==> 03-26 <==
Design cordic, start of the top module:
module cordic #(
    parameter WIDTH = 16,                
    parameter ITERATIONS = 12,           
    parameter MODE = 0                   
)(
    input wire clk,
    input wire rst_n,
    input wire start,                    
    input wire [WIDTH-1:0] x_in,         
    input wire [WIDTH-1:0] y_in,         
    input wire [WIDTH-1:0] z_in,         
    output reg done,                     
    output reg [WIDTH-1:0] x_out,        
    output reg [WIDTH-1:0] y_out,        
    output reg [WIDTH-1:0] z_out         
);
    localparam IDLE = 2'd0;
    localparam SETUP = 2'd1;
    localparam ITERATE = 2'd2;
    localparam DONE = 2'd3;
    reg [1:0] state, next_state;
    reg signed [WIDTH-1:0] x, y;
    reg [WIDTH-1:0] z;
    reg signed [WIDTH-1:0] x_next, y_next;
    reg [WIDTH-1:0] z_next;
    reg [$clog2(ITERATIONS)-1:0] iteration;
    function [WIDTH-1:0] atan_table;
        input [3:0] idx;
        begin
            case (idx)
                4'd0:  atan_table = 16'd8192;    
                4'd1:  atan_table = 16'd4836;    
                4'd2:  atan_table = 16'd2555;    
                4'd3:  atan_table = 16'd1297;    
                4'd4:  atan_table = 16'd651;     
                4'd5:  atan_table = 16'd326;     
                4'd6:  atan_table = 16'd163;     
                4'd7:  atan_table = 16'd81;      
                4'd8:  atan_table = 16'd41;      
                4'd9:  atan_table = 16'd20;      
                4'd10: atan_table = 16'd10;      
                4'd11: atan_table = 16'd5;       
                default: atan_table = 16'd0;
            endcase
        end
    endfunction
    always @(posedge clk or negedge rst_n) begin
        if (!rst_n) begin
            state <= IDLE;
            x <= 0;
            y <= 0;
            z <= 0;
            iteration <= 0;
            done <= 1'b0;
            x_out <= 0;
            y_out <= 0;
            z_out <= 0;
        end else begin
            state <= next_state;
            case (state)
                IDLE: begin
                    done <= 1'b0;
                end
                SETUP: begin
                    x <= x_in;
                    y <= y_in;
                    z <= z_in;
                    iteration <= 0;
                end
  ...
make LEC_CHECK=0 ABC_AREA=1 CAP_MARGIN=20 CELL_PAD_IN_SITES_DETAIL_PLACEMENT=0 CORE_ASPECT_RATIO=0.9 CORE_MARGIN=4 CORE_UTILIZATION=60 CTS_CLUSTER_SIZE=21 GPL_ROUTABILITY_DRIVEN=0 GPL_TIMING_DRIVEN=1 HOLD_SLACK_MARGIN=0.02 MAX_ROUTING_LAYER=met5 MIN_ROUTING_LAYER=met2 PLACE_DENSITY=0.85 SLEW_MARGIN=15 finish   # period 3.47 ns
run.sh (not shown) runs the stock make flow with config.mk's settings and CLKGATE_MAP_FILE=.
==> 03-28: changes against 03-26 <==
Settings changed: CELL_PAD_IN_SITES_DETAIL_PLACEMENT 0 to 1, GPL_ROUTABILITY_DRIVEN 0 to default, HOLD_SLACK_MARGIN 0.02 to default, PLACE_DENSITY 0.85 to default, PLACE_DENSITY_LB_ADDON from default to 0.08.
==> results <==
item	03-28	03-26
Init Core Util	0.6216	0.6216
Top cell type by instance count after synthesis	nand2_1	nand2_1
Std-Cell Rows	41	41
Area share of fa/ha/maj cells after synthesis	0.09428	0.09428
Post-synth top flop	dfrtp_1	dfrtp_1
Count of pins on the block boundary	100	100
Chip Area, Yosys	8865 um^2	8865 um^2
Post-synthesis async set-or-reset flop share	1.000	1.000
Share of synthesized area occupied by flip-flops and latches	0.2965	0.2965
Synth Warn #	1	1
Top cell type by total area after synthesis	dfrtp_1	dfrtp_1
Count of library flops with an enable pin	0	0
Multiplexer share of the synthesized area	0	0
Core outline area	14260 um^2	14260 um^2
Synthesized area per cell	6.581 um^2	6.581 um^2
Count of instantiated cells in the yosys netlist	1347	1347
Input/output buffers	99	99
Top cell type's share of synthesized area	0.2936	0.2936
Number of library cell types mapped by synthesis	46	46
Cells after Synth	1347	1347
Number of nets at floorplan	1463	1463
Xor+xnor area frac	0.04446	0.04446
Die Height	123.3 um	123.3 um
Run status	did not finish	did not finish
Stage where the flow stopped	3_5_place_dp	5_1_grt
DIE WIDTH	136.1 um	136.1 um
Fraction of the mapped netlist area in compound gates	0.1468	0.1468
Synth Area in Simple Gates	0.3356	0.3356

* * *

==> run Z: inputs <==
==> flow/design.v <==
/*verilator lint_off EOFNEWLINE*/
/*verilator lint_off WIDTHEXPAND*/
module cordic #(
    parameter WIDTH = 16,                
    parameter ITERATIONS = 12,           
    parameter MODE = 0                   
)(
    input wire clk,
    input wire rst_n,
    input wire start,                    
    input wire [WIDTH-1:0] x_in,         
    input wire [WIDTH-1:0] y_in,         
    input wire [WIDTH-1:0] z_in,         
    output reg done,                     
    output reg [WIDTH-1:0] x_out,        
    output reg [WIDTH-1:0] y_out,        
    output reg [WIDTH-1:0] z_out         
);
    localparam IDLE = 2'd0;
    localparam SETUP = 2'd1;
    localparam ITERATE = 2'd2;
    localparam DONE = 2'd3;
    reg [1:0] state, next_state;
    reg signed [WIDTH-1:0] x, y;
    reg [WIDTH-1:0] z;
    reg signed [WIDTH-1:0] x_next, y_next;
    reg [WIDTH-1:0] z_next;
    reg [$clog2(ITERATIONS)-1:0] iteration;
    function [WIDTH-1:0] atan_table;
        input [3:0] idx;
        begin
            case (idx)
                4'd0:  atan_table = 16'd8192;    
                4'd1:  atan_table = 16'd4836;    
                4'd2:  atan_table = 16'd2555;    
                4'd3:  atan_table = 16'd1297;    
                4'd4:  atan_table = 16'd651;     
                4'd5:  atan_table = 16'd326;     
                4'd6:  atan_table = 16'd163;     
                4'd7:  atan_table = 16'd81;      
                4'd8:  atan_table = 16'd41;      
                4'd9:  atan_table = 16'd20;      
                4'd10: atan_table = 16'd10;      
                4'd11: atan_table = 16'd5;       
                default: atan_table = 16'd0;
            endcase
        end
    endfunction
    always @(posedge clk or negedge rst_n) begin
        if (!rst_n) begin
            state <= IDLE;
            x <= 0;
            y <= 0;
            z <= 0;
            iteration <= 0;
            done <= 1'b0;
            x_out <= 0;
            y_out <= 0;
            z_out <= 0;
        end else begin
            state <= next_state;
            case (state)
                IDLE: begin
                    done <= 1'b0;
                end
                SETUP: begin
                    x <= x_in;
                    y <= y_in;
                    z <= z_in;
                    iteration <= 0;
                end
                ITERATE: begin
                    x <= x_next;
                    y <= y_next;
                    z <= z_next;
                    iteration <= iteration + 1;
                end
                DONE: begin
                    done <= 1'b1;
                    x_out <= x;
                    y_out <= y;
                    z_out <= z;
                end
            endcase
        end
    end
    always @(*) begin
        next_state = state;
        case (state)
            IDLE: begin
                if (start) begin
                    next_state = SETUP;
                end
            end
            SETUP: begin
                next_state = ITERATE;
            end
            ITERATE: begin
                if (iteration == ITERATIONS - 1) begin
                    next_state = DONE;
                end
            end
            DONE: begin
                next_state = IDLE;
            end
        endcase
    end
    wire [WIDTH-1:0] shift_x = x >>> iteration;
    wire [WIDTH-1:0] shift_y = y >>> iteration;
    always @(*) begin
        x_next = x;
        y_next = y;
        z_next = z;
        if (state == ITERATE) begin
            if (MODE == 0) begin
                if (z[WIDTH-1] == 1'b0) begin   
                    x_next = x - shift_y;
                    y_next = y + shift_x;
                    z_next = z - atan_table(iteration);
                end else begin   
                    x_next = x + shift_y;
                    y_next = y - shift_x;
                    z_next = z + atan_table(iteration);
                end
            end else begin
                if (y[WIDTH-1] == 1'b0) begin   
                    x_next = x + shift_y;
                    y_next = y - shift_x;
                    z_next = z + atan_table(iteration);
                end else begin   
                    x_next = x - shift_y;
                    y_next = y + shift_x;
                    z_next = z - atan_table(iteration);
                end
            end
        end
    end
endmodule
/*verilator lint_on EOFNEWLINE*/
/*verilator lint_on WIDTHEXPAND*/ 
==> flow/run.sh <==
#!/bin/bash
# the make line also repeats each setting of config.mk as NAME=value (left out here)
make -C /OpenROAD-flow-scripts/flow DESIGN_CONFIG=/design/flow/config.mk WORK_HOME=/design/flow/orfs CLKGATE_MAP_FILE= finish
==> flow/config.mk <==
export PLATFORM = sky130hd
export DESIGN_NAME = cordic
export DESIGN_NICKNAME = cordic
export VERILOG_FILES = /design/flow/design.v
export SDC_FILE = /design/flow/constraint.sdc
export NUM_CORES = 4
export LEC_CHECK = 0
export CAP_MARGIN = 20
export CELL_PAD_IN_SITES_DETAIL_PLACEMENT = 0
export CORE_ASPECT_RATIO = 0.9
export CORE_MARGIN = 2
export CORE_UTILIZATION = 72
export CTS_CLUSTER_DIAMETER = 27
export CTS_CLUSTER_SIZE = 40
export GPL_TIMING_DRIVEN = 1
export HOLD_SLACK_MARGIN = -0.09
export MAX_ROUTING_LAYER = met4
export PLACE_DENSITY_LB_ADDON = 0.01
export SETUP_SLACK_MARGIN = 1.36
export SLEW_MARGIN = 20
export TNS_END_PERCENT = 40
==> flow/constraint.sdc <==
create_clock -name core_clock -period 4.6 [get_ports {clk}]
set_input_delay 0.9200 -clock core_clock [delete_from_list [all_inputs] [get_ports {clk}]]
set_output_delay 0.9200 -clock core_clock [all_outputs]
set_load 0.01 [all_outputs]
==> run P: changes against run Z <==
- CELL_PAD_IN_SITES_DETAIL_PLACEMENT: 0 -> unset
- CORE_ASPECT_RATIO: 0.9 -> unset
- CORE_UTILIZATION: 72 -> 68
- CTS_CLUSTER_DIAMETER: 27 -> unset
- CTS_CLUSTER_SIZE: 40 -> 32
- GPL_TIMING_DRIVEN: 1 -> unset
- HOLD_SLACK_MARGIN: -0.09 -> unset
- MAX_ROUTING_LAYER: met4 -> unset
- PLACE_DENSITY_LB_ADDON: 0.01 -> unset
- SETUP_SLACK_MARGIN: 1.36 -> unset
- TNS_END_PERCENT: 40 -> unset
==> flow/constraint.sdc (replaced) <==
create_clock -name core_clock -period 5.03 [get_ports {clk}]
set_input_delay 1.0060 -clock core_clock [delete_from_list [all_inputs] [get_ports {clk}]]
set_output_delay 1.0060 -clock core_clock [all_outputs]
set_load 0.01 [all_outputs]
==> run R: changes against run Z <==
- CELL_PAD_IN_SITES_DETAIL_PLACEMENT: 0 -> unset
- CORE_ASPECT_RATIO: 0.9 -> unset
- CORE_UTILIZATION: 72 -> 68
- CTS_CLUSTER_DIAMETER: 27 -> unset
- CTS_CLUSTER_SIZE: 40 -> 33
- GPL_TIMING_DRIVEN: 1 -> unset
- MAX_ROUTING_LAYER: met4 -> unset
- PLACE_DENSITY_LB_ADDON: 0.01 -> unset
- SETUP_SLACK_MARGIN: 1.36 -> unset
- TNS_END_PERCENT: 40 -> unset
==> flow/constraint.sdc (replaced) <==
create_clock -name core_clock -period 4.07 [get_ports {clk}]
set_input_delay 0.8140 -clock core_clock [delete_from_list [all_inputs] [get_ports {clk}]]
set_output_delay 0.8140 -clock core_clock [all_outputs]
set_load 0.01 [all_outputs]
==> results <==
Outcome: run P timing/DRC/antenna clean; run R stopped before the end; run Z stopped before the end
Last stage reached: run P -; run R clock tree synthesis; run Z global routing
Root Driver: run P clkbuf_16; run R -; run Z clkbuf_16
Post-cts gate resize count: run P 2; run R -; run Z 77
Floorplan core area: run P 13,300 um^2; run R 13,300 um^2; run Z 12,690 um^2
Total setup buffers inserted after CTS: run P 0; run R -; run Z 57
Post-detail-place hpwl: run P 17,210 um; run R 24,970 um; run Z 18,790 um
Number of hold buffers added after CTS: run P 0; run R -; run Z 0
Sinks on the clock net: run P 105; run R -; run Z 105
Area of the die: run P 14,660 um^2; run R 14,660 um^2; run Z 13,870 um^2
Chip Height: run P 121.1 um; run R 121.1 um; run Z 111.9 um
Post-placement worst setup slack: run P -0.1018 ns; run R -0.5386 ns; run Z -0.03330 ns
H-Tree Depth: run P 3; run R -; run Z 3
Final weighted congestion of routability-driven global placement: run P 0.9490; run R 0.9938; run Z 1.041
Placement-stage cell area: run P 10,530 um^2; run R 12,180 um^2; run Z 10,750 um^2
Num CTS Buffers: run P 9; run R -; run Z 9
Standard-cell rows: run P 42; run R 42; run Z 39
Maximum root-to-sink buffer count: run P 2; run R -; run Z 2
Fp_density: run P 70.09%; run R 70.09%; run Z 73.45%

* * *

==> build 71 <==
RTL: the design.v shown in full above, as it stands there.
Settings: LEC_CHECK=0, CAP_MARGIN=40, CORE_ASPECT_RATIO=0.5, CORE_MARGIN=3, CORE_UTILIZATION=45, CTS_CLUSTER_DIAMETER=332, CTS_CLUSTER_SIZE=100, SLEW_MARGIN=20; clock period 10.0 ns.
==> trial 13 (differences from build 71) <==
Settings changed: CAP_MARGIN 40 to 20, CORE_ASPECT_RATIO 0.5 to default, CORE_MARGIN 3 to 2, CORE_UTILIZATION 45 to 72, CTS_CLUSTER_DIAMETER 332 to 39, CTS_CLUSTER_SIZE 100 to default, MAX_ROUTING_LAYER from default to met4, PLACE_DENSITY from default to 0.67, SETUP_SLACK_MARGIN from default to 2.15.
==> flow/constraint.sdc (replaced) <==
create_clock -name core_clock -period 7.27 [get_ports {clk}]
set_input_delay 1.4540 -clock core_clock [delete_from_list [all_inputs] [get_ports {clk}]]
set_output_delay 1.4540 -clock core_clock [all_outputs]
set_load 0.01 [all_outputs]
==> trial 95 (differences from build 71) <==
Settings changed: CAP_MARGIN 40 to 20, CORE_ASPECT_RATIO 0.5 to default, CORE_MARGIN 3 to 2, CORE_UTILIZATION 45 to 69, CTS_CLUSTER_DIAMETER 332 to 30, CTS_CLUSTER_SIZE 100 to default, SETUP_SLACK_MARGIN from default to 0.61, TNS_END_PERCENT from default to 5.
==> flow/constraint.sdc (replaced) <==
create_clock -name core_clock -period 4.68 [get_ports {clk}]
set_input_delay 0.9360 -clock core_clock [delete_from_list [all_inputs] [get_ports {clk}]]
set_output_delay 0.9360 -clock core_clock [all_outputs]
set_load 0.01 [all_outputs]
==> flow_results.xml <==
<?xml version="1.0" encoding="UTF-8"?>
<metrics>
  <group name="status">
    <metric name="run_status" unit="">finished clean</metric>
  </group>
  <group name="worst_setup_path">
    <metric name="worst-endpoint-arrival" unit="ns">5.79</metric>
    <metric name="worst-path-max-fanout" unit="">52</metric>
  </group>
  <group name="timing">
    <metric name="setup_ws" unit="ns">4.481</metric>
  </group>
  <group name="clocking">
    <metric name="cts.reportedPaths.clkPinSlew" unit="ns">0.08</metric>
  </group>
  <group name="drt">
    <metric name="wl_met3" unit="um">1734</metric>
  </group>
  <group name="place">
    <metric name="post-place-cells" unit="">1303</metric>
  </group>
  <group name="floorplanning">
    <metric name="die_width" unit="um">209.5</metric>
  </group>
</metrics>
The numbers above come from build 71.

==> flow_results.xml <==
<?xml version="1.0" encoding="UTF-8"?>
<metrics>
  <group name="status">
    <metric name="run_status" unit="">finished clean</metric>
  </group>
  <group name="timing">
    <metric name="setup_ws" unit="ns">0.1681</metric>
  </group>
  <group name="drt">
    <metric name="drtIter0Drc" unit="">1146</metric>
    <metric name="wl_met3" unit="um">2348</metric>
  </group>
  <group name="clocking">
    <metric name="cts.reportedPaths.clkPinSlew" unit="ns">0.08</metric>
  </group>
  <group name="floorplanning">
    <metric name="die_width" unit="um">120.2</metric>
  </group>
  <group name="worst_setup_path">
    <metric name="worst-path-max-fanout" unit="">5</metric>
  </group>
</metrics>
The numbers above come from trial 95.

==> flow_results.xml <==
<?xml version="1.0" encoding="UTF-8"?>
<metrics>
  <group name="place">
    <metric name="place.detailed.hpwl" unit="um">16400</metric>
    <metric name="post-place-cells" unit="">1207</metric>
  </group>
  <group name="worst_setup_path">
    <metric name="worst-path-max-fanout" unit="">15</metric>
    <metric name="worst-endpoint-arrival" unit="ns">5.27</metric>
  </group>
  <group name="drt">
    <metric name="wl_met3" unit="um">1767</metric>
  </group>
  <group name="synth">
    <metric name="xor_area_frac" unit="">0.06861</metric>
  </group>
  <group name="floorplanning">
    <metric name="die_width" unit="um">117.8</metric>
    <metric name="chipHeight" unit="um">117.8</metric>
  </group>
  <group name="status">
    <metric name="run_status" unit="">finished clean</metric>
  </group>
</metrics>
The numbers above come from trial 13.


* * *

==> inputs of v5 <==
RTL: the design.v shown in full above, as it stands there.
clock: 5.01 ns
lec_check: 0
cap_margin: 20
core_margin: 2
core_utilization: 68
cts_cluster_size: 33
slew_margin: 20
==> inputs of v11, as changes to v5 <==
- CORE_UTILIZATION: 68 -> 70
- CTS_CLUSTER_DIAMETER: default -> 30
- CTS_CLUSTER_SIZE: 33 -> 38
- SETUP_SLACK_MARGIN: default -> 0.61
==> flow/constraint.sdc (replaced) <==
create_clock -name core_clock -period 4.68 [get_ports {clk}]
set_input_delay 0.9360 -clock core_clock [delete_from_list [all_inputs] [get_ports {clk}]]
set_output_delay 0.9360 -clock core_clock [all_outputs]
set_load 0.01 [all_outputs]
==> comparison <==
v11 completed, yet does not pass: setup timing. v5 produced a clean layout.
Synthesized area is the same in v5 and v11.
In sequential cell count, v5 and v11 do not differ.
Of v5 and v11, v11 has the higher first-iteration DRC count (gap 59%, measured against v11).
Between v11 and v5, the lower worst hold slack is in v5 (gap 0.025 ns).
Of v11 and v5, v5 has the higher worst setup slack (gap 0.38 ns).
In v5 the register-to-register slack is higher than in v11, by 0.38 ns.
Of v5 and v11, v11 has the higher clock-buffer cell count (gap 2).
==> figures <==
Sequential Area: v11 2640 um^2; v5 2640 um^2
Number of clock-tree buffers in the layout: v11 11; v5 9
Met2 WL post-DR: v11 16.8 mm; v5 11.6 mm
Count of placed standard cells in the final layout, fillers left out: v11 1336; v5 1250
Final count of negative-setup-slack endpoints: v11 4; v5 0
Via count of the first global-routing pass: v11 8794; v5 7916
Detailed-route wire length per cell: v11 27.4 um; v5 19.6 um
First-pass GRT wire length: v11 44.8 mm; v5 40.0 mm
Result of the run: v11 finished with violations; v5 complete, no violations
Violated checks: v11 setup timing; v5 -
Global placement routability congestion: v11 0.987; v5 1.02
Final-stage net count: v11 1271; v5 1185
DP Cell Count: v11 1241; v5 1233
Height of the chip: v11 119 um; v5 121 um
Fraction of standard cell area that is sequential: v11 21.4%; v5 24.1%
# resized after CTS: v11 66; v5 2
Clock latency reported for the late side of the worst-skew pair: v11 0.38 ns; v5 0.36 ns
Placeable core region: v11 13100 um^2; v5 13300 um^2
Grt met2 use: v11 68.0%; v5 56.4%
